==> flow/design.v <==
module uart_tx #(
    parameter BAUD_DIV = 434
) (
    input logic clk,
    input logic rst_n,
    input logic tx_start,
    input logic [7:0] data_in,
    output logic tx_busy,
    output logic tx
);
    logic [9:0] tx_shift;   
    logic [3:0] bit_count;
    logic [11:0] baud_counter;
    logic tx_active;
    always_ff @(posedge clk or negedge rst_n) begin
        if (!rst_n) begin
            tx_active <= 0;
            baud_counter <= 0;
            tx_busy <= 0;
            tx <= 1;   
        end else begin
            if (tx_start && !tx_active) begin
                tx_active <= 1;
                tx_shift <= {1'b1, data_in, 1'b0};   
                baud_counter <= BAUD_DIV;
                bit_count <= 0;
                tx_busy <= 1;
            end else if (tx_active) begin
                if (baud_counter == 0) begin
                    baud_counter <= BAUD_DIV;
                    tx <= tx_shift[0];   
                    tx_shift <= {1'b1, tx_shift[9:1]};   
                    bit_count <= bit_count + 1;
                    if (bit_count == 9) begin   
                        tx_active <= 0;
                        tx_busy <= 0;
                    end
                end else begin
                    baud_counter <= baud_counter - 1;
                end
            end
        end
    end
endmodule
module uart_rx #(
    parameter BAUD_DIV = 434   
) (
    input logic clk,
    input logic rst_n,
    input logic rx,
    output logic [7:0] data_out,
    output logic data_valid,
	 	output logic [7:0] leds
);
    logic [11:0] baud_counter;
    logic [3:0] bit_count;
    logic [7:0] rx_shift;
    logic rx_active;
    always_ff @(posedge clk or negedge rst_n) begin
        if (!rst_n) begin
            baud_counter <= 0;
            bit_count <= 0;
            rx_active <= 0;
            data_valid <= 0;
            rx_shift <= 8'b0;   
        end else begin
            if (!rx_active && !rx) begin
                rx_active <= 1;
                baud_counter <= BAUD_DIV / 2;
                bit_count <= 0;
                rx_shift <= 8'b0;   
            end else if (rx_active) begin
                if (baud_counter == 0) begin
                    baud_counter <= BAUD_DIV;
                    if (bit_count < 9) begin
                        rx_shift <= {rx, rx_shift[7:1]};   
                        bit_count <= bit_count + 1;
                    end else begin
                        rx_active <= 0;
                        data_out <= rx_shift;  
								leds <= rx_shift;
                        data_valid <= 1;
                    end
                end else begin
                    baud_counter <= baud_counter - 1;
                end
            end else begin
                data_valid <= 0;
            end
        end
    end
endmodule
module uart_edge_detection (
    input logic clk,           
    input logic rst_n,         
    input logic uart_rx,       
    output logic uart_tx,      
    output logic led_rx,       
    output logic led_tx,       
    output logic data_ready    
);
    parameter CLOCK_FREQ = 50000000;    
    parameter BAUD_RATE  = 115200;
    parameter BAUD_DIV   = CLOCK_FREQ / BAUD_RATE;
    parameter THRESHOLD  = 4;           
    logic [7:0] rx_data;
    logic rx_done;
    logic [7:0] processed_data;
    logic tx_start;
    logic tx_busy;
    logic [7:0] image_data [0:63];     
    logic [7:0] conv_result [0:35];    
    logic [5:0] rx_counter;            
    logic [5:0] tx_counter;            
    typedef enum logic [1:0] {IDLE, RECEIVE, PROCESS, SEND} state_t;
    state_t state, next_state;
    uart_rx #(
        .BAUD_DIV(BAUD_DIV)
    ) uart_receiver (
        .clk(clk),
        .rst_n(rst_n),
        .rx(uart_rx),
        .data_out(rx_data),
        .data_valid(rx_done)
    );
    uart_tx #(
        .BAUD_DIV(BAUD_DIV)
    ) uart_transmitter (
        .clk(clk),
        .rst_n(rst_n),
        .tx_start(tx_start),
        .data_in(processed_data),
        .tx_busy(tx_busy),
        .tx(uart_tx)
    );
    always_ff @(posedge clk or negedge rst_n) begin
        if (!rst_n)
            state <= IDLE;
        else
            state <= next_state;
    end
    always_comb begin
        case (state)
            IDLE:      next_state = (rx_done) ? RECEIVE : IDLE;
            RECEIVE:   next_state = (rx_counter == 6'd63 && rx_done) ? PROCESS : RECEIVE;
            PROCESS:   next_state = SEND;
            SEND:      next_state = (tx_counter == 6'd36 && !tx_busy) ? IDLE : SEND;
            default:   next_state = IDLE;
        endcase
    end
    always_ff @(posedge clk or negedge rst_n) begin
        if (!rst_n) begin
            rx_counter <= 6'd0;
        end else if ((state == IDLE || state == RECEIVE) && rx_done) begin
            image_data[rx_counter] <= rx_data;
            rx_counter <= rx_counter + 1;
        end else if (state == IDLE) begin
            rx_counter <= 6'd0;
        end
    end
    integer i, j, k, l;
    reg [3:0] sum;
    always_ff @(posedge clk or negedge rst_n) begin
        if (!rst_n) begin
            for (i = 0; i < 36; i = i + 1)
                conv_result[i] <= 8'd0;
        end else if (state == PROCESS) begin
            for (i = 0; i < 6; i = i + 1) begin
                for (j = 0; j < 6; j = j + 1) begin
                    sum = 0;
                    for (k = 0; k < 3; k = k + 1) begin
                        for (l = 0; l < 3; l = l + 1) begin
                            sum = sum + image_data[(i + k) * 8 + (j + l)][0];
                        end
                    end
                    conv_result[i * 6 + j] <= (sum >= THRESHOLD) ? 8'b1 : 8'b0;
                end
            end
        end
    end
    always_ff @(posedge clk or negedge rst_n) begin
        if (!rst_n) begin
            tx_counter <= 6'd0;
            tx_start <= 1'b0;
            processed_data <= 8'd0;
        end else if (state == SEND) begin
            if (!tx_busy && !tx_start) begin
                tx_start <= 1'b1;
                processed_data <= conv_result[tx_counter];
                tx_counter <= tx_counter + 1;
            end else if (tx_start && tx_busy) begin
                tx_start <= 1'b0;
            end
        end else begin
            tx_counter <= 6'd0;
            tx_start <= 1'b0;
        end
    end
    always_ff @(posedge clk or negedge rst_n) begin
        if (!rst_n) begin
            led_rx <= 1'b0;
            led_tx <= 1'b0;
            data_ready <= 1'b0;
        end else begin
            led_rx <= (state == RECEIVE) ? rx_done : 1'b0;
            led_tx <= (state == SEND) ? ~tx_busy : 1'b0;
            data_ready <= (state == SEND);  
        end
    end
endmodule
export LEC_CHECK = 0
export CAP_MARGIN = 35
export CELL_PAD_IN_SITES_DETAIL_PLACEMENT = 1
export CELL_PAD_IN_SITES_GLOBAL_PLACEMENT = 0
export CORE_MARGIN = 2
export CORE_UTILIZATION = 21
export CTS_CLUSTER_DIAMETER = 393
export CTS_CLUSTER_SIZE = 98
export HOLD_SLACK_MARGIN = 0.11
export PLACE_DENSITY = 0.89
export SLEW_MARGIN = 20
export TNS_END_PERCENT = 15
create_clock -name core_clock -period 3.81 [get_ports {clk}]
run.sh (not shown) runs the stock make flow with config.mk's settings and CLKGATE_MAP_FILE=.
The starting point passed the timing, DRC and antenna checks.
Then changed:
==> flow/config.mk (replaced) <==
export PLATFORM = sky130hd
export DESIGN_NAME = uart_edge_detection
export DESIGN_NICKNAME = uart_edge_detection
export VERILOG_FILES = /design/flow/design.v
export SDC_FILE = /design/flow/constraint.sdc
export NUM_CORES = 4
export LEC_CHECK = 0
export CAP_MARGIN = 20
export CORE_MARGIN = 2
export CORE_UTILIZATION = 67
export SLEW_MARGIN = 20
==> flow/constraint.sdc (replaced) <==
create_clock -name core_clock -period 5.88 [get_ports {clk}]
set_input_delay 1.1760 -clock core_clock [delete_from_list [all_inputs] [get_ports {clk}]]
set_output_delay 1.1760 -clock core_clock [all_outputs]
set_load 0.01 [all_outputs]
After rerunning: Via count decreases by 9.5%. Area after synthesis does not change. Non-clock buffer count went down by 11. Sequential power shrinks by 36%. Clock skew decreases by 9.9 ps. Global-route usage increases by 17 points. Synthesized cell count stays the same.
Then changed:
--- a/flow/config.mk
+++ b/flow/config.mk
@@ -6,6 +6,10 @@
 export NUM_CORES = 4
 export LEC_CHECK = 0
+export ABC_AREA = 1
 export CAP_MARGIN = 20
 export CORE_MARGIN = 2
-export CORE_UTILIZATION = 67
+export CORE_UTILIZATION = 72
+export CTS_CLUSTER_SIZE = 71
+export PLACE_DENSITY_LB_ADDON = 0.22
+export SETUP_SLACK_MARGIN = 0.41
 export SLEW_MARGIN = 20
==> flow/constraint.sdc (replaced) <==
create_clock -name core_clock -period 3.19 [get_ports {clk}]
set_input_delay 0.6380 -clock core_clock [delete_from_list [all_inputs] [get_ports {clk}]]
set_output_delay 0.6380 -clock core_clock [all_outputs]
set_load 0.01 [all_outputs]
This time the run completed and failed the layout checks on setup timing. Total power came out higher by 73%. Cell area climbs by 11%. Setup slack gets worse by 2700 ps. Synthesized cell count is higher by 7.2%. Via count rose by 33%. Hold slack degrades by 170 ps. Final cell count went up by 15%. Sequential share of layout area goes down by 3.7 points. Routed wire length goes up by 62%.
Power and IR drop assume default switching activity.
